// datapath
module datapath(output [6:0] display, days, output [3:0] segment, output am, pm, dblink, Sound, Vcc_out, input Next, Up, SetTime, SetAlarm, Snooze, Stop, Mute, Clr, Clk_sys);
For scale: ~1500 cells after synthesis, roughly 220 flip-flops, about 32 I/O pins, roughly 14000 sq um of cells after synthesis.
clock: 11.2 ns
lec_check: 0
cap_margin: 0
core_margin: 2
core_utilization: 72
cts_cluster_diameter: 39
max_routing_layer: met4
place_density_lb_addon: 0.02
setup_slack_margin: 3.3
slew_margin: 20
run.sh (not shown) runs the stock make flow with config.mk's settings and CLKGATE_MAP_FILE=.
Next try:
Settings changed: CAP_MARGIN 0 to 20, CORE_UTILIZATION 72 to 66, CTS_CLUSTER_DIAMETER 39 to unset, MAX_ROUTING_LAYER met4 to unset, PLACE_DENSITY_LB_ADDON 0.02 to unset, SETUP_SLACK_MARGIN 3.3 to unset.
Clock period 11.2 ns to 13.4 ns, I/O delays scaled along.
=>
- The changed run ran to the end with no violations
- total power fell by a quarter to a third
- register-to-register slack improved by 1.7 ns
- area after synthesis does not change

---

rev 12:
datapath again, from the RTL that the note above started with.
clock: 14.8 ns
lec_check: 0
abc_area: 1
cap_margin: 20
core_aspect_ratio: 1.39
core_margin: 10
core_utilization: 57
cts_cluster_size: 13
gpl_routability_driven: 0
setup_slack_margin: 2.17
slew_margin: 15
#### Input delta (rev 13 over rev 12)
==> flow/config.mk <==
export PLATFORM = sky130hd
export DESIGN_NAME = datapath
export DESIGN_NICKNAME = datapath
export VERILOG_FILES = /design/flow/design.v
export SDC_FILE = /design/flow/constraint.sdc
export NUM_CORES = 4
export LEC_CHECK = 0
export CAP_MARGIN = 20
export CORE_MARGIN = 2
export CORE_UTILIZATION = 72
export PLACE_DENSITY = 0.64
export SLEW_MARGIN = 20
==> flow/constraint.sdc <==
create_clock -name core_clock -period 11.4 [get_ports {Clk_sys}]
set_input_delay 2.2800 -clock core_clock [delete_from_list [all_inputs] [get_ports {Clk_sys}]]
set_output_delay 2.2800 -clock core_clock [all_outputs]
set_load 0.01 [all_outputs]
==> results <==
Diff rev 12 -> rev 13: placed wire-length estimate after detailed placement shows a reduction of about 20%; final period utilization increased by 14 points relative to the old numbers; number of sequential cells stayed essentially flat; design area decreased about 2.4%. The estimated power of rev 13 ends up higher than the estimate for rev 12.

---

## JK
datapath again, from the RTL that the note above started with.
make LEC_CHECK=0 ABC_AREA=1 CAP_MARGIN=40 CORE_MARGIN=2 CORE_UTILIZATION=68 CTS_CLUSTER_SIZE=72 MAX_ROUTING_LAYER=met4 PLACE_DENSITY=0.62 SLEW_MARGIN=20 TNS_END_PERCENT=5 finish   # period 8.24 ns
JK went all the way through the flow, and no timing, DRC or antenna check failed.
[inputs] MS vs JK
Settings: changing CORE_UTILIZATION from 68 to 71; setting SETUP_SLACK_MARGIN to 2.17 for the first time; changing CTS_CLUSTER_SIZE from 72 to 13; changing PLACE_DENSITY from 0.62 to 0.47; changing the clock period (ns, I/O delays scaled along) from 8.24 to 5.69.
Results
- [compare] base=JK new=MS: last weighted congestion value of the routability-driven placer ~0 delta; combinational share of cell area +0.15 points.
- Number of placed instances, taps included of MS is on par with JK.
- [compare] base=JK new=MS: post-CTS setup-driven buffer insertion count grew by 16; maximum single-stage delay on the critical path shrank by 60 ps; core occupancy in the finished layout grew by 5.5 points; clock skew shrank by 8.9 ps.

---

## build 24
datapath again, from the RTL that the note above started with.
// datapath
module datapath(output [6:0] display, days, output [3:0] segment, output am, pm, dblink, Sound, Vcc_out, input Next, Up, SetTime, SetAlarm, Snooze, Stop, Mute, Clr, Clk_sys);
make LEC_CHECK=0 CAP_MARGIN=5 CELL_PAD_IN_SITES_DETAIL_PLACEMENT=1 CELL_PAD_IN_SITES_GLOBAL_PLACEMENT=3 CORE_ASPECT_RATIO=1.43 CORE_MARGIN=8 CORE_UTILIZATION=61 CTS_CLUSTER_DIAMETER=349 HOLD_SLACK_MARGIN=0.24 MAX_ROUTING_LAYER=met4 PLACE_DENSITY_LB_ADDON=0.02 SLEW_MARGIN=30 TNS_END_PERCENT=70 finish   # period 11.9 ns
Build 24 got as far as global placement without I/O, where a tool error ended the run.
Inputs modified between build 24 and build 2:
Settings: CORE_MARGIN now 2, was 8; SLEW_MARGIN now 20, was 30; MAX_ROUTING_LAYER no longer set, was met4; CELL_PAD_IN_SITES_GLOBAL_PLACEMENT no longer set, was 3; CORE_UTILIZATION now 40, was 61; CELL_PAD_IN_SITES_DETAIL_PLACEMENT no longer set, was 1; CTS_CLUSTER_DIAMETER now 291, was 349; CORE_ASPECT_RATIO no longer set, was 1.43; the clock period (ns, I/O delays scaled along) now 20.0, was 11.9.
Findings:
The flow did not stop early for build 2: all stages ran, and the layout cleared the timing, DRC and antenna checks.
From build 2 to build 24, aoi/oai-family share of the synthesized area did not move at all.
On build 2: total core area is 52% higher than what build 24 gave.
Chip width for build 2: 34% up relative to build 24
Xor/xnor share of the synthesized area: build 24 vs build 2 identical
Initial core utilization in build 2 vs build 24: down 21 points
Going from build 24 to build 2, number of rows created at floorplan grew by a few percent.
Where overall die area is concerned, build 24 is better than build 2.
For share of synthesized cell area in full adder, half adder and majority cells, build 2 and build 24 come out practically identical.
Modified inputs, build 25 compared to build 2
Settings: CAP_MARGIN: 5 -> 20; TNS_END_PERCENT: 70 -> unset; HOLD_SLACK_MARGIN: 0.24 -> unset; PLACE_DENSITY_LB_ADDON: 0.02 -> unset; SETUP_SLACK_MARGIN: unset -> 2.18; CTS_CLUSTER_DIAMETER: 291 -> unset; the clock period (ns, I/O delays scaled along): 20.0 -> 8.42.
- Compared to build 2, build 25 has cell count of the worst reg-to-reg path 1 lower.
- [build 25 vs build 2] sequential group share of total power: higher in build 25
- Per the comparison of build 25 with build 2, wire length reported by the detailed router went down by about 8%, clock latency on the worst-skew pair down 0.02 ns, sequential power saw an increase.

---

Setup of zinc:
datapath again, from the RTL that the note above started with.
==> flow/config.mk <==
export PLATFORM = sky130hd
export DESIGN_NAME = datapath
export DESIGN_NICKNAME = datapath
export VERILOG_FILES = /design/flow/design.v
export SDC_FILE = /design/flow/constraint.sdc
export NUM_CORES = 4
export LEC_CHECK = 0
export ABC_AREA = 1
export CAP_MARGIN = 40
export CORE_MARGIN = 2
export CORE_UTILIZATION = 68
export CTS_CLUSTER_SIZE = 42
export MAX_ROUTING_LAYER = met4
export PLACE_DENSITY = 0.6
export SLEW_MARGIN = 20
export TNS_END_PERCENT = 5
==> flow/constraint.sdc <==
create_clock -name core_clock -period 8.24 [get_ports {Clk_sys}]
set_input_delay 1.6480 -clock core_clock [delete_from_list [all_inputs] [get_ports {Clk_sys}]]
set_output_delay 1.6480 -clock core_clock [all_outputs]
set_load 0.01 [all_outputs]
zinc ended with every stage complete and zero timing, DRC or antenna violations.
Setup changes, zinc to pepper
- clearing CTS_CLUSTER_SIZE, which used to be 42
- swapping 40 for 20 in CAP_MARGIN
- clearing PLACE_DENSITY, which used to be 0.6
- clearing TNS_END_PERCENT, which used to be 5
- swapping 68 for 72 in CORE_UTILIZATION
- clearing MAX_ROUTING_LAYER, which used to be met4
- swapping 8.24 for 4.68 in the clock period (ns, I/O delays scaled along)
--- outcome ---
- Where wire length of the first global-routing pass is concerned, zinc is better than pepper.
- Between pepper and zinc, it is pepper whose stage delay of the slowest cell on the critical path is lower, by 0.02 ns.
- Summary of pepper over zinc: global routing met3 resource utilization climbed 1.4 points, synthesized-area fraction occupied by xor and xnor cells held, share of total power in combinational logic shows a reduction of 1.7 points, sequential cell area share flat, area of the placeable core -1400 um2.
- Est. power | pepper vs zinc | pepper higher
- After detailed routing, zinc needs less wire than pepper.
- The worst setup slack of pepper is lower than that of zinc.
- Reported for pepper and zinc, async set-or-reset flop fraction in the synthesized netlist turned out identical to the last digit.
--- input diff pepper..sierra ---
- PLACE_DENSITY newly set to 0.35
- SETUP_SLACK_MARGIN newly set to 1.35
- SLEW_MARGIN changed from 20 to 5
- ABC_AREA removed (was 1)
- CTS_CLUSTER_SIZE newly set to 28
- CTS_CLUSTER_DIAMETER newly set to 366
- TNS_END_PERCENT newly set to 15
- CORE_ASPECT_RATIO newly set to 0.87
## What came out
Going from pepper to sierra, final-layout non-clock buffer area share now sits higher; buffer-and-inverter tally for the worst setup path now sits lower.
sierra ended up with a lower post-synthesis instance total than pepper did.
Diff pepper -> sierra: synthesized area now sits lower, routed wire length on met3 dropped about 30%, part of the Yosys area used for sequential elements now sits higher, power share of the combinational group increased by 2.6 points relative to the old numbers.
Every stage of the flow completed for sierra, and the final layout passed the timing, DRC and antenna checks.
What juniper does differently from sierra at the input level:
- changing SETUP_SLACK_MARGIN from 1.35 to 1.2
- setting PLACE_DENSITY_LB_ADDON to 0.01 for the first time
- changing CAP_MARGIN from 20 to 40
- removing CORE_ASPECT_RATIO (formerly 0.87)
- removing TNS_END_PERCENT (formerly 15)
- changing SLEW_MARGIN from 5 to 20
- removing PLACE_DENSITY (formerly 0.35)
- changing CTS_CLUSTER_DIAMETER from 366 to 192
- changing CTS_CLUSTER_SIZE from 28 to 19
--- outcome ---
- juniper completed; timing, DRC and antenna clean
- Row via count of the first global-routing pass: juniper lower / sierra higher
- Per the comparison of juniper with sierra, final cell count without fillers now larger, area used by multi-input combinational logic comparable, post-route worst setup slack now smaller.
- juniper vs sierra, class of the tightest hold or removal check: register to register vs input pin to async pin
- Initial antenna violation count came out exactly the same in sierra and juniper.
Setup changes, juniper to fjord
- PLACE_DENSITY now 0.36, previously not set
- SETUP_SLACK_MARGIN now 1.34, was 1.2
- PLACE_DENSITY_LB_ADDON no longer set, was 0.01
- CTS_CLUSTER_DIAMETER no longer set, was 192
- CAP_MARGIN now 0, was 40
[summary]
- Re number of antenna violations at the first check in global routing: fjord is 2 up on juniper.
- fjord vs juniper, critical path endpoint: display[0] vs display[3]
- Compared with juniper, in fjord cell area after placement now smaller; clock tree cell share of total cell area now larger; antenna diode count now larger.
- On fraction of the core area occupied by cells at floorplan, fjord and juniper are neck and neck.
- Per the comparison of fjord with juniper, wire length on met2 climbed 1400 um; maximum number of buffers from clock root to sink essentially unchanged; fraction of power consumed by the clock network now sits higher.
Here is what was changed in the inputs of nickel compared with fjord.
- putting ABC_AREA at 1 where nothing was set
- putting CORE_ASPECT_RATIO at 1.39 where nothing was set
- putting PLACE_DENSITY_LB_ADDON at 0.12 where nothing was set
- swapping 19 for 10 in CTS_CLUSTER_SIZE
- swapping 1.34 for 1.38 in SETUP_SLACK_MARGIN
- swapping 0 for 20 in CAP_MARGIN
- clearing PLACE_DENSITY, which used to be 0.36
Findings:
- Every stage of the flow completed for nickel, and the final layout passed the timing, DRC and antenna checks.
- Going from fjord to nickel, total wire length went up by about 14%, combinational power went up by 19%.
- Utilization fjord -> nickel: down
- Delta (nickel minus fjord): detailed route wirelength on metal3 increased about 32%; combinational share of power grew by 6.5 points.

---

Starting RTL as in the previous note.
export LEC_CHECK = 0
export ABC_AREA = 1
export CAP_MARGIN = 20
export CELL_PAD_IN_SITES_DETAIL_PLACEMENT = 2
export CELL_PAD_IN_SITES_GLOBAL_PLACEMENT = 1
export CORE_MARGIN = 2
export CORE_UTILIZATION = 40
export CTS_CLUSTER_DIAMETER = 46
export CTS_CLUSTER_SIZE = 63
export GPL_ROUTABILITY_DRIVEN = 1
export MAX_ROUTING_LAYER = met4
export MIN_ROUTING_LAYER = met2
export SLEW_MARGIN = 20
create_clock -name core_clock -period 6.68 [get_ports {Clk_sys}]
Edit:
ABC_AREA = unset   (was 1)
CAP_MARGIN = 5   (was 20)
CELL_PAD_IN_SITES_DETAIL_PLACEMENT = unset   (was 2)
CELL_PAD_IN_SITES_GLOBAL_PLACEMENT = unset   (was 1)
CTS_CLUSTER_DIAMETER = unset   (was 46)
CTS_CLUSTER_SIZE = unset   (was 63)
GPL_ROUTABILITY_DRIVEN = unset   (was 1)
HOLD_SLACK_MARGIN = 0.24   (was unset)
MAX_ROUTING_LAYER = unset   (was met4)
MIN_ROUTING_LAYER = unset   (was met2)
clock period = 20.0 ns   (was 6.68 ns; I/O delays follow)
Worst setup slack gets better by 10 ns.
First-iteration DRC count decreases by well over a third.
Core utilization decreases by 1.4 points.
Clock skew decreases by 0.0053 ns.
Area after synthesis decreases by a few percent.
Hold slack gets better by 0.013 ns.
Routed wire length decreases by a quarter to a third.
Via count decreases by well over a third.
Combinational power decreases by well over a third.
Count of clock-buffer cells in the layout decreases by 16.
Synthesized cell count decreases by a quarter to a third.
Edit:
CAP_MARGIN = 20   (was 5)
CELL_PAD_IN_SITES_GLOBAL_PLACEMENT = 1   (was unset)
CTS_CLUSTER_SIZE = 70   (was unset)
GPL_ROUTABILITY_DRIVEN = 0   (was unset)
HOLD_SLACK_MARGIN = unset   (was 0.24)
Result: Global-route usage came out higher by 1.9 points. Worst setup slack loses 0.063 ns. Combinational power came out higher by about 1%.
Edit:
CELL_PAD_IN_SITES_GLOBAL_PLACEMENT = unset   (was 1)
CORE_UTILIZATION = 65   (was 40)
CTS_CLUSTER_SIZE = unset   (was 70)
GPL_ROUTABILITY_DRIVEN = unset   (was 0)
clock period = 5.47 ns   (was 20.0 ns; I/O delays follow)
Effect: The changed run finished with timing, DRC and antenna clean. Clock power rises to 3.2 times its value. First-iteration DRC count rises by well over a third. Worst setup slack degrades by 11 ns. Synthesized cell count does not change. Combinational power rises to 3.5 times its value. Sequential power rises to 3.7 times its value. Design area falls by a few percent. Hold slack hardly moves. Power rises to 3.5 times its value. Flip-flop count does not change.
Edit:
CORE_UTILIZATION = 72   (was 65)
CTS_CLUSTER_DIAMETER = 28   (was unset)
PLACE_DENSITY_LB_ADDON = 0.01   (was unset)
SETUP_SLACK_MARGIN = 1.23   (was unset)
clock period = 4.69 ns   (was 5.47 ns; I/O delays follow)
Result: The new run passed the timing, DRC and antenna checks. Critical path depth came out lower by 3. Core utilization climbs by 14 points. Via count came out higher by 11%. First-iteration DRC count increases by 50%. Wire length went up by 18%. Hold slack stays flat. Synthesized area stays the same. Global-route usage rose by 9.7 points. Clock-buffer cell count climbs by 23. Worst setup slack gains 0.26 ns.
Edit:
CAP_MARGIN = 0   (was 20)
CORE_ASPECT_RATIO = 0.87   (was unset)
CTS_CLUSTER_SIZE = 32   (was unset)
HOLD_SLACK_MARGIN = 0.29   (was unset)
SETUP_SLACK_MARGIN = 1.38   (was 1.23)
SLEW_MARGIN = 10   (was 20)
TNS_END_PERCENT = 5   (was unset)
The new run went through all stages and came out clean; total power goes down by 7.5%; core utilization goes down by 1.5 points; setup slack improved by 0.033 ns; clock power goes down by 13%.

---

## run A
Starting RTL as in the previous note.
clock: 12.5 ns
lec_check: 0
cap_margin: 10
core_margin: 10
core_utilization: 71
hold_slack_margin: -0.03
place_density_lb_addon: 0.02
slew_margin: 20
tns_end_percent: 70
[inputs] run B vs run A
Settings: a change of CORE_MARGIN from 10 to 2; a deleted PLACE_DENSITY_LB_ADDON that had been 0.02; a deleted TNS_END_PERCENT that had been 70; an added SETUP_SLACK_MARGIN of 1.37; a deleted HOLD_SLACK_MARGIN that had been -0.03; a change of CORE_UTILIZATION from 71 to 66; a change of CAP_MARGIN from 10 to 15; a change of the clock period (ns, I/O delays scaled along) from 12.5 to 5.22.
--- outcome ---
[compare] base=run A new=run B: core outline area rose by 7.7%; utilization fell by 3.1 points; global-route usage rose by 6.3 points.
Looking at clock skew after layout across both flows, run B is the weaker of the two, with run A ahead.
The estimated power of run B ends up higher than the estimate for run A.
Comparing run B and run A, the lower first-pass iteration count of the detailed router is on run B.
Max sequential power across run B and run A: run B
[compare] base=run A new=run B: number of buffers created by CTS +1; clock group share of total power ~0 delta.
Run B vs run A, average wire per standard cell went up by 0.13 um.
## Diff of input files: run C against run B
Settings: CORE_UTILIZATION: 66 -> 72; PLACE_DENSITY_LB_ADDON: unset -> 0.0; the clock period (ns, I/O delays scaled along): 5.22 -> 4.68.
- Compared with run B, run C shows setup slack lower by 0.44 ns.
- In terms of final non-filler cell total, run C and run B differ only marginally.
- | filler cell count | lower: run C |
Edits applied to the flow inputs when going from run C to run D:
Settings: putting CORE_ASPECT_RATIO at 0.87 where nothing was set; swapping 1.37 for 1.35 in SETUP_SLACK_MARGIN; swapping 15 for 40 in CAP_MARGIN; putting CTS_CLUSTER_DIAMETER at 27 where nothing was set; putting CTS_CLUSTER_SIZE at 17 where nothing was set.
Notes after the runs:
Summary — worst setup slack, run D relative to run C: higher, by 0.027 ns.
As of run D, final routed wirelength across all metal layers had risen by more than 10% compared to run C.
Met3 demand-to-capacity share in global routing | run D above run C
Taking run D over run C, the global-route wire length before repair ratio works out to 1.13.
Between run C and run D, the flow reports clock-buffer cell count increasing by more than half.
Cmp run D vs run C: average detailed-routed wire length per instance higher in run D
Comparing the two runs side by side, run D comes out behind run C on post-route cell area.
Comparing run C and run D, the higher clock latency of the later-clocked register in the worst-skew pair was measured on run D.
Here is what was changed in the inputs of run E compared with run D.
Settings: a change of CAP_MARGIN from 40 to 0; a deleted CTS_CLUSTER_DIAMETER that had been 27; a deleted CORE_ASPECT_RATIO that had been 0.87; a change of PLACE_DENSITY_LB_ADDON from 0.0 to 0.28; a change of SETUP_SLACK_MARGIN from 1.35 to 1.13; a change of CTS_CLUSTER_SIZE from 17 to 19.
## What came out
[run E] detailed-route vias per instance fell 0.40 relative to run D
Run E against run D: number of antenna violations at the first check in global routing held steady, proportion of power drawn by flip-flops and latches grew by 5.8 points, power in sequential cells ~0 delta, total number of vias has decreased.
Relative to run E, the following input files were edited for run F:
Settings: putting MAX_ROUTING_LAYER at met4 where nothing was set; putting CORE_ASPECT_RATIO at 0.9 where nothing was set; swapping 0.28 for 0.01 in PLACE_DENSITY_LB_ADDON; swapping 1.13 for 1.2 in SETUP_SLACK_MARGIN; putting CTS_CLUSTER_DIAMETER at 192 where nothing was set.
==> results <==
Re portion of the clock cycle consumed by the worst path in the final layout: run E and run F aren't equal, and the higher value belongs to run E.
Run F — final routed wirelength across all metal layers about 1.5% lower, run E as reference
Run E ended up with display[0] as its critical path capture point; run F ended up with display[3].
No stage failed in run F, and the final checks on the layout all came back clean.
Die area across run E and run F: no real change.
Summary of run F over run E: path length in cells of the critical path shows an increase of 3; die span in x shows an increase of 5.3%.
The higher core utilization of the finished layout came out of run E.
Fmax is lower on run E
Power is estimated from default activity; no workload was simulated.
